== P ==
==> flow/design.v <==
module fullreg #(  parameter N = 16 )(
    input [N-1:0] d,
    output reg [N-1:0] q,
    input clk,
    input en,
    input clr,  
    input rst   
    );
always @(posedge clk,posedge rst) begin
    if(rst)
        q<=0;
    else    
    if(en==1)begin
        if(clr)
            q<=0;
        else
            q<=d;
    end
end
endmodule
module exp_adder_bias (
    input  wire [7:0] exp1,    
    input  wire [7:0] exp2,    
    output wire [7:0] exp_out  
);
    wire [8:0] sum;            
    wire [8:0] sum_minus_bias;
    assign sum = exp1 + exp2;
    assign sum_minus_bias = sum - 9'd127;
    assign exp_out = sum_minus_bias[7:0];
endmodule
module exp_normalizer (
    input  wire        msb_mult,    
    input  wire [7:0]  exp_in,      
    output wire [7:0]  exp_out      
);
    assign exp_out = msb_mult ? (exp_in + 8'd1) : exp_in;
endmodule
module mantissa_normalizer (
    input  wire [47:0] mult_out,    
    output wire [23:0] mant_out     
);
    assign mant_out = mult_out[47] ? 
                      mult_out[47:24] : 
                      mult_out[46:23];
endmodule
module mult24 (
    input  wire [23:0] a,    
    input  wire [23:0] b,    
    output wire [47:0] p     
);
    assign p = $unsigned(a) * $unsigned(b);
endmodule
module fp32mult (
    input  wire [31:0] x1,
    input  wire [31:0] x2,
    input  wire        en,
    input  wire        rst,
    input  wire        clk,
    output wire [31:0] y,
    output wire        ready
);
    wire [31:0] x1_reg;
    wire [31:0] x2_reg;
    fullreg #(32) reg_x1 (.clk(clk), .rst(rst), .clr(1'b0), .en(en), .d(x1), .q(x1_reg));
    fullreg #(32) reg_x2 (.clk(clk), .rst(rst), .clr(1'b0), .en(en), .d(x2), .q(x2_reg));
    wire sign1 = x1_reg[31];
    wire sign2 = x2_reg[31];
    wire [7:0] exp1 = x1_reg[30:23];
    wire [7:0] exp2 = x2_reg[30:23];
    wire [23:0] mant1 = {1'b1, x1_reg[22:0]};  
    wire [23:0] mant2 = {1'b1, x2_reg[22:0]};
    wire sign_result = sign1 ^ sign2;
    wire [7:0] exp_sum;
      wire en_d1;
    wire en_d2;
    exp_adder_bias exp_add_inst (
        .exp1(exp1),
        .exp2(exp2),
        .exp_out(exp_sum)
    );
    wire [47:0] mant_product;
    mult24 mult_inst (
        .a(mant1),
        .b(mant2),
        .p(mant_product)
    );
    wire [7:0] exp_norm;
    exp_normalizer exp_norm_inst (
        .msb_mult(mant_product[47]),
        .exp_in(exp_sum),
        .exp_out(exp_norm)
    );
    wire [23:0] mant_norm;
    mantissa_normalizer mant_norm_inst (
        .mult_out(mant_product),
        .mant_out(mant_norm)
    );
    wire [31:0] result_comb;
    assign result_comb = {sign_result, exp_norm, mant_norm[22:0]};
    fullreg #(32) reg_out (
        .clk(clk),
        .rst(rst),
        .clr(1'b0),
        .en(en_d1),
        .d(result_comb),
        .q(y)
    );
    fullreg #(1) reg_en_stage1 (
        .clk(clk),
        .rst(rst),
        .clr(1'b0),
        .en(1'b1),
        .d(en),
        .q(en_d1)
    );
    fullreg #(1) reg_en_stage2 (
        .clk(clk),
        .rst(rst),
        .clr(1'b0),
        .en(1'b1),
        .d(en_d1),
        .q(en_d2)
    );
    assign ready = en_d2;
endmodule
make LEC_CHECK=0 CAP_MARGIN=0 CORE_MARGIN=2 CORE_UTILIZATION=37 CTS_CLUSTER_DIAMETER=214 CTS_CLUSTER_SIZE=100 GPL_ROUTABILITY_DRIVEN=1 MIN_ROUTING_LAYER=met1 SLEW_MARGIN=20 TNS_END_PERCENT=10 finish   # period 12.4 ns
run.sh (not shown) runs the stock make flow with config.mk's settings and CLKGATE_MAP_FILE=.
In summary, P completed successfully, with a layout that passed the timing, DRC and antenna checks.
The following lists how Q was set up differently from P:
- a change of CORE_UTILIZATION from 37 to 68
- a change of CAP_MARGIN from 0 to 35
- a change of CTS_CLUSTER_DIAMETER from 214 to 196
Notes after the runs:
- Diff P -> Q: fmax rose 0.0046 GHz, met1 layer wirelength in the final routing lower, final tally of hold violations comparable, area of placed instances shows a reduction of 0.69%, worst slack after detailed placement increased by 340 ps relative to the old numbers.
- P -> Q: wire length decreased by more than 10%
- Taking P as the reference, in Q utilization after layout shows an increase of 35 points; global-route wire length before repair shows a reduction of 10000 um.
For R, these inputs were changed with respect to Q:
- CORE_UTILIZATION now 41, was 68
- CTS_CLUSTER_DIAMETER now 366, was 196
- SETUP_SLACK_MARGIN now 3.53, previously not set
- PLACE_DENSITY now 0.83, previously not set
- ABC_AREA now 1, previously not set
## What came out
Relative to Q, post-synthesis share of cell area spent on and-or and or-and gates has gone down in R.
Higher transition time at the pin with the least slew margin was reported by Q, not R.
Yosys-reported design area after synthesis: R higher than Q
#### Input delta (S over R)
- clearing PLACE_DENSITY, which used to be 0.83
- clearing GPL_ROUTABILITY_DRIVEN, which used to be 1
- clearing TNS_END_PERCENT, which used to be 10
- clearing ABC_AREA, which used to be 1
- clearing SETUP_SLACK_MARGIN, which used to be 3.53
- swapping 41 for 65 in CORE_UTILIZATION
- clearing CTS_CLUSTER_SIZE, which used to be 100
- swapping 35 for 20 in CAP_MARGIN
- clearing CTS_CLUSTER_DIAMETER, which used to be 366
- clearing MIN_ROUTING_LAYER, which used to be met1
- swapping 12.4 for 6.78 in the clock period (ns, I/O delays scaled along)
==> results <==
S: flow complete, layout not clean; failing: negative setup slack. The number of instances on the worst hold path of S falls short of that of R by 1. Going from R to S, instance area at placement shrinks by 2.4%. Compare R and S | simple-gate portion of the synthesized area lower: S. Relative to R, overall via count from detail_route has decreased by 1775 in S. Against R, S reports a yosys stat chip area that is lower. Sort R and S by final design utilization, ascending, and R comes first.
